==> job 1831 <==
==> flow/design.v <==
`timescale 1ns/1ns
module Controller(input clk, rst, start, compare, flag, output InitYin, InitW1, InitW2, InitB, InitFlag, InitAlpha, LdX1, LdX2, LdT, Select2, LdYin, LdFlag, LdAlphaT, LdW1, LdW2, LdB,ReadEn,Ready, output [1:0] Select1, Sel1, Sel2);
	reg initYin, initW1, initW2, initB, initFlag, initAlpha, ldX1, ldX2, ldT, select2, ldYin, ldFlag, ldAlphaT, ldW1, ldW2, ldB;
	reg [1:0] select1, sel1, sel2;
	reg [3:0] ns, ps;
	reg ldCnt, cntDown;
	reg readEn, ready;
	wire co;
	reg [7:0] Cout;
	always@(ps, start, co, compare, flag)begin
		ns = 4'b0;
		case(ps)
			4'b0000: begin
				ns = (start)? 4'b0001 : 4'b0000;
			  end
			4'b0001: begin
				ns = 4'b0010;
				end
			4'b0010: begin
				ns = 4'b0011;
				end
			4'b0011: begin
				ns = 4'b0100;
				end
			4'b0100: begin
				ns = 4'b0101;
				end
			4'b0101: begin
				ns = compare ? 4'b0110 : 4'b1010;
				end
			4'b0110: begin
				ns = 4'b0111;
				end
			4'b0111: begin
				ns = 4'b1000;
				end
			4'b1000: begin
				ns = 4'b1001;
				end
			4'b1001: begin
				ns = 4'b1010;
				end
			4'b1010: begin
				ns = (co == 0) ? 4'b0010 : 
				     (flag == 1) ? 4'b1011 : 
				     (flag == 0) ? 4'b0000 : 4'b1010;
				end
			4'b1011: begin
			  ns = 4'b0010;
			  end
			default: ns = 4'b0000;
		endcase
	end
	always@(ps)begin
		{initYin, initW1, initW2, initB, initFlag, ldCnt, initAlpha, ldX1, ldX2, ldT, cntDown, select2, ldYin, ldFlag, ldAlphaT, ldW1, ldW2, ldB} = 18'b0;
		readEn = 1'b0;
		ready = 1'b0;
		select1 = 2'b0;
		sel1 = 2'b0;
		sel2 = 2'b0;
		case(ps)
			4'b0000: begin
				ready = 1;
			  end
			4'b0001: begin
				initW1 = 1;
				initW2 = 1;
				initB = 1;
				initYin = 1;
				ldCnt = 1;
				initAlpha = 1;
				end
			4'b0010: begin
				ldX1 = 1;
				ldX2 = 1;
				ldT = 1;
				cntDown = 1;
				readEn = 1;
				end
			4'b0011: begin
				sel1 = 2'b00;
				sel2 = 2'b01;
				select1 = 2'b01;
				select2 = 1;
				ldYin = 1;
				end
			4'b0100: begin
				sel1 = 2'b01;
				sel2 = 2'b10;
				select1 = 2'b00;
				select2 = 1;
				ldYin = 1;
				end
			4'b0101: begin
				end
			4'b0110: begin
				sel1 = 2'b10;
				sel2 = 2'b0;
				ldAlphaT = 1;
				ldFlag = 1;
				end
			4'b0111: begin
				sel1 = 2'b11;
				sel2 = 2'b01;
				select2 = 1;
				select1 = 2'b10;
				ldW1 = 1;
				end
			4'b1000: begin
				sel1 = 2'b11;
				sel2 = 2'b10;
				select2 = 1;
				select1 = 2'b11;
				ldW2 = 1;
				end
			4'b1001: begin
				select2 = 0;
				select1 = 2'b01;
				ldB = 1;
				end
			4'b1010: begin
				end
			4'b1011: begin
			  ldCnt = 1;
			  initFlag = 1;
			  end
		endcase
	end
	always@(posedge clk,posedge rst)begin
		if(rst) ps <= 4'b0000;
		else ps <= ns;
	end
	always@(posedge clk, posedge rst)begin
	  if(rst)
	    Cout = 8'b11001000;
	  else begin
	    if(ldCnt) Cout <= 8'b11001000;
	    else if(cntDown) Cout <= Cout - 1;
	  end
  end
  assign co = ~|{Cout};
  assign InitYin = initYin;
  assign InitW1 = initW1;
  assign InitW2 = initW2;
  assign InitB = initB;
  assign InitFlag = initFlag;
  assign LdCnt = ldCnt;
  assign InitAlpha = initAlpha;
  assign LdX1 = ldX1;
  assign LdX2 = ldX2;
  assign LdT = ldT;
  assign CntDown = cntDown;
  assign Select1 = select1;
  assign Select2 = select2;
  assign LdYin = ldYin;
  assign LdFlag = ldFlag;
  assign LdAlphaT = ldAlphaT;
  assign LdW1 = ldW1;
  assign LdW2 = ldW2;
  assign LdB = ldB;
  assign Sel1 = sel1;
  assign Sel2 = sel2;
  assign ReadEn = readEn;
  assign Ready = ready;
endmodule
`timescale 1ns/1ns
module FlagReg(input clk,rst,loadData,initVal, output out);
  reg outData;
  assign out = outData;
  always@(posedge clk, posedge rst)begin
    if(rst) outData <= 1'b0;
    else
    begin
      if(initVal) outData <= 1'b0;
      else
    begin
    if (loadData) outData <= 1'b1;
    else outData <= outData;
    end
  end
  end
endmodule
`timescale 1ns/1ns
module Reg2bit(input clk,rst,loadData,initVal, input [1:0] inData, output[1:0] out);
  reg [1:0] outData;
  assign out = outData;
  always@(posedge clk, posedge rst)begin
    if(rst) outData <= 2'b0;
    else
    begin
      if(initVal) outData <= 2'b0;
      else
    begin
    if (loadData) outData <= inData;
    else outData <= outData;
    end
  end
  end
endmodule
`timescale 1ns/1ns
module Reg3bit(input clk,rst,loadData,initVal, input [2:0] inData, output[2:0] out);
  reg [2:0] outData;
  assign out = outData;
  always@(posedge clk, posedge rst)begin
    if(rst) outData <= 3'b0;
    else
    begin
      if(initVal) outData <= 3'b0;
      else
    begin
    if (loadData) outData <= inData;
    else outData <= outData;
    end
  end
  end
endmodule
`timescale 1ns/1ns
module Reg7bit(input clk,rst,loadData,initVal, input [6:0] inData, output[6:0] out);
  reg [6:0] outData;
  assign out = outData;
  always@(posedge clk, posedge rst)begin
    if(rst) outData <= 7'b0;
    else
    begin
      if(initVal) outData <= 7'b0;
      else
    begin
    if (loadData) outData <= inData;
    else outData <= outData;
    end
  end
  end
endmodule
`timescale 1ns/1ns
module Reg14bit(input clk,rst,loadData,initVal, input [13:0] inData, output[13:0] out);
  reg [13:0] outData;
  assign out = outData;
  always@(posedge clk, posedge rst)begin
    if(rst) outData <= 14'b0;
    else
    begin
      if(initVal) outData <= 14'b0;
      else
    begin
    if (loadData) outData <= inData;
    else outData <= outData;
    end
  end
  end
endmodule
`timescale 1ns/1ns
module Mux2to1(input select, input [13:0]in1,in2, output [13:0]MuxOut);
  assign MuxOut = ~select ? in1 : in2;
endmodule
`timescale 1ns/1ns
module Mux4to1(input [1:0]select, input [13:0]in1,in2,in3,in4, output [13:0]MuxOut);
  assign MuxOut = select==2'b00 ? in1 :
          select==2'b01 ? in2 :
          select==2'b10 ? in3 :
          select==2'b11 ? in4 : 14'bz;
endmodule
`timescale 1ns/1ns
module adder( input [13:0] op1, op2, output [13:0] result );
  assign result = op1 + op2;
endmodule
`timescale 1ns/1ns
module multiplier( input [13:0] op1, op2, output [13:0] result );
  wire [27:0] w;
  wire signed [13:0] operand1,operand2;
  assign operand1 = op1;
  assign operand2 = op2;
  assign w = operand1 * operand2;
  assign result = w[21:8];
endmodule
`timescale 1ns/1ns
module DataPath(input clk,rst, input [6:0] x1Data,x2Data, input [1:0] tData, input InitYin, InitW1, InitW2, InitB, InitFlag, InitAlpha, LdX1, LdX2, LdT, Select2, LdYin, LdFlag, LdAlphaT, LdW1, LdW2, LdB, input [1:0]  Select1, Sel1, Sel2, output compare, flag, output[1:0] signYin, output[13:0] w1,w2,b,Yin);
  wire [6:0] x1,x2;
  wire [1:0] t;
  wire [2:0] alpha,alphaT;
  wire [13:0] AddOut,MultOut,MultOp1,MultOp2,AddOp1,AddOp2;
  wire [13:0] castedT,castedAlphaT,castedAlpha,castedX1,castedX2;
  assign castedT = t[1] ? {4'b1111, t, 8'b0}: {4'b0, t, 8'b0};
  assign castedAlphaT = alphaT[2] ? {5'b11111, alphaT, 6'b0}: {5'b0, alphaT, 6'b0};
  assign castedAlpha = alpha[2] ? {5'b11111, alpha, 6'b0}: {5'b0, alpha, 6'b0};
  assign castedX1 = x1[6] ? {3'b111, x1, 4'b0}: {3'b0, x1, 4'b0};
  assign castedX2 = x2[6] ? {3'b111, x2, 4'b0}: {3'b0, x2, 4'b0};
  FlagReg FLAG(clk,rst,LdFlag,InitFlag, flag);
  Reg2bit T(clk,rst,LdT,1'b0,tData,t);
  Reg3bit ALPHA(clk,rst,InitAlpha,1'b0,3'b011, alpha);
  Reg3bit ALPHAT(clk,rst,LdAlphaT,1'b0,MultOut[8:6], alphaT);
  Reg7bit X1(clk,rst,LdX1,1'b0,x1Data, x1);
  Reg7bit X2(clk,rst,LdX2,1'b0,x2Data, x2);
  Reg14bit W1(clk,rst,LdW1,InitW1,AddOut, w1);
  Reg14bit W2(clk,rst,LdW2,InitW2,AddOut, w2);
  Reg14bit B (clk,rst,LdB,InitB,AddOut, b);
  Reg14bit YIN (clk,rst,LdYin,InitYin,AddOut, Yin);
  Mux4to1 MULTOP1(Sel1,w1,w2,castedT,castedAlphaT, MultOp1);
  Mux4to1 MULTOP2(Sel2,castedAlpha,castedX1,castedX2,14'b0, MultOp2);
  Mux4to1 ADDOP1(Select1,Yin,b,w1,w2, AddOp1);
  Mux2to1 ADDOP2(Select2,castedAlphaT,MultOut, AddOp2);
  multiplier MULTIPLIER(MultOp1,MultOp2, MultOut);
  adder ADDER(AddOp1,AddOp2, AddOut);
  assign compare = (Yin == 14'b0) ? 1 : (Yin[13] ^ t[1]);
  assign signYin = Yin[13] ? 2'b11 : 2'b01;  
endmodule
`timescale 1ns/1ns
module LearningMachine(input clk,rst, start, input [6:0] x1Data,x2Data, input [1:0] tData, output[1:0] signYin, output[13:0] w1,w2,b,Yin,output ReadEn, Ready);
  wire [1:0]Select1, Sel1, Sel2;
  wire  flag, InitYin, InitW1, InitW2, InitB, InitFlag, InitAlpha, LdX1, LdX2, LdT, Select2, LdYin, LdFlag, LdAlphaT, LdW1, LdW2, LdB;
  Controller controller(clk, rst, start, compare, flag, InitYin, InitW1, InitW2, InitB, InitFlag, InitAlpha, LdX1, LdX2, LdT, Select2, LdYin, LdFlag, LdAlphaT, LdW1, LdW2, LdB, ReadEn, Ready, Select1, Sel1, Sel2);
  DataPath datapath(clk,rst, x1Data,x2Data, tData, InitYin, InitW1, InitW2, InitB, InitFlag, InitAlpha, LdX1, LdX2, LdT, Select2, LdYin, LdFlag, LdAlphaT, LdW1, LdW2, LdB, Select1, Sel1, Sel2, compare, flag, signYin, w1,w2,b,Yin);
endmodule
==> flow/run.sh <==
#!/bin/bash
# the make line also repeats each setting of config.mk as NAME=value (left out here)
make -C /OpenROAD-flow-scripts/flow DESIGN_CONFIG=/design/flow/config.mk WORK_HOME=/design/flow/orfs CLKGATE_MAP_FILE= finish
==> flow/config.mk <==
export PLATFORM = sky130hd
export DESIGN_NAME = LearningMachine
export DESIGN_NICKNAME = LearningMachine
export VERILOG_FILES = /design/flow/design.v
export SDC_FILE = /design/flow/constraint.sdc
export NUM_CORES = 4
export LEC_CHECK = 0
export CAP_MARGIN = 30
export CORE_MARGIN = 2
export CORE_UTILIZATION = 70
export CTS_CLUSTER_DIAMETER = 31
export SLEW_MARGIN = 20
==> flow/constraint.sdc <==
create_clock -name core_clock -period 7.0 [get_ports {clk}]
set_input_delay 1.4000 -clock core_clock [delete_from_list [all_inputs] [get_ports {clk}]]
set_output_delay 1.4000 -clock core_clock [all_outputs]
set_load 0.01 [all_outputs]
==> inputs of job 4231, as changes to job 1831 <==
- ABC_AREA: not set -> 0
- CAP_MARGIN: 30 -> 20
- CORE_UTILIZATION: 70 -> 72
- CTS_CLUSTER_DIAMETER: 31 -> 215
- CTS_CLUSTER_SIZE: not set -> 32
- PLACE_DENSITY_LB_ADDON: not set -> 0.14
- SETUP_SLACK_MARGIN: not set -> -0.72
==> flow/constraint.sdc (replaced) <==
create_clock -name core_clock -period 7.66 [get_ports {clk}]
set_input_delay 1.5320 -clock core_clock [delete_from_list [all_inputs] [get_ports {clk}]]
set_output_delay 1.5320 -clock core_clock [all_outputs]
set_load 0.01 [all_outputs]
==> inputs of job 6486, as changes to job 1831 <==
- ABC_AREA: not set -> 1
- CAP_MARGIN: 30 -> 10
- CORE_UTILIZATION: 70 -> 69
- CTS_CLUSTER_DIAMETER: 31 -> 52
- CTS_CLUSTER_SIZE: not set -> 72
- GPL_TIMING_DRIVEN: not set -> 1
- MAX_ROUTING_LAYER: not set -> met4
- MIN_ROUTING_LAYER: not set -> met1
==> flow/constraint.sdc (replaced) <==
create_clock -name core_clock -period 7.81 [get_ports {clk}]
set_input_delay 1.5620 -clock core_clock [delete_from_list [all_inputs] [get_ports {clk}]]
set_output_delay 1.5620 -clock core_clock [all_outputs]
set_load 0.01 [all_outputs]
==> comparison <==
Job 4231 completed and failed the layout checks on setup timing. Job 1831 failed in 5_1_grt with GRT-0116. Job 6486 reached the layout checks and failed them: setup timing.
Die size: job 4231 < job 1831 < job 6486.
Between job 4231 and job 6486, the lower via count is in job 6486 (gap 2.5%, measured against job 6486).
Against job 6486, the routed wire length of job 4231 is higher by about 16%.
In job 4231 the hold slack is better than in job 6486, by 0.027 ns.
Between job 4231 and job 6486, the lower worst setup slack is in job 4231 (gap 0.80 ns).
==> figures <==
Smallest hold slack: job 6486 0.468 ns; job 1831 -; job 4231 0.495 ns
Number of well taps: job 6486 176; job 1831 -; job 4231 168
Setup total negative slack: job 6486 -0.0665 ns; job 1831 -; job 4231 -11.46 ns
Hold-critical path endpoint: job 6486 datapath.ALPHA.outData[0]; job 1831 -; job 4231 datapath.X2.outData[0]
Count of cell instances traversed by the critical path: job 6486 43; job 1831 -; job 4231 34
Start point of the worst hold path: job 6486 datapath.ALPHA.outData[0]; job 1831 -; job 4231 datapath.X2.outData[0]
Result of the run: job 6486 failed layout checks; job 1831 stopped before the end; job 4231 failed layout checks
Failing step: job 6486 -; job 1831 5_1_grt; job 4231 -
Layout check failures: job 6486 setup timing; job 1831 -; job 4231 setup timing
Sequential fraction of total cell area: job 6486 0.202; job 1831 -; job 4231 0.201
Fin. max-slew vios: job 6486 0; job 1831 -; job 4231 0
Clock latency on the worst-skew pair: job 6486 0.34 ns; job 1831 -; job 4231 0.35 ns
Logic area: job 6486 6220 sq um; job 1831 -; job 4231 6330 sq um
Clock transition at path regs: job 6486 0.06 ns; job 1831 -; job 4231 0.07 ns
Die area: job 6486 14,200 sq um; job 1831 13,700 sq um; job 4231 13,300 sq um
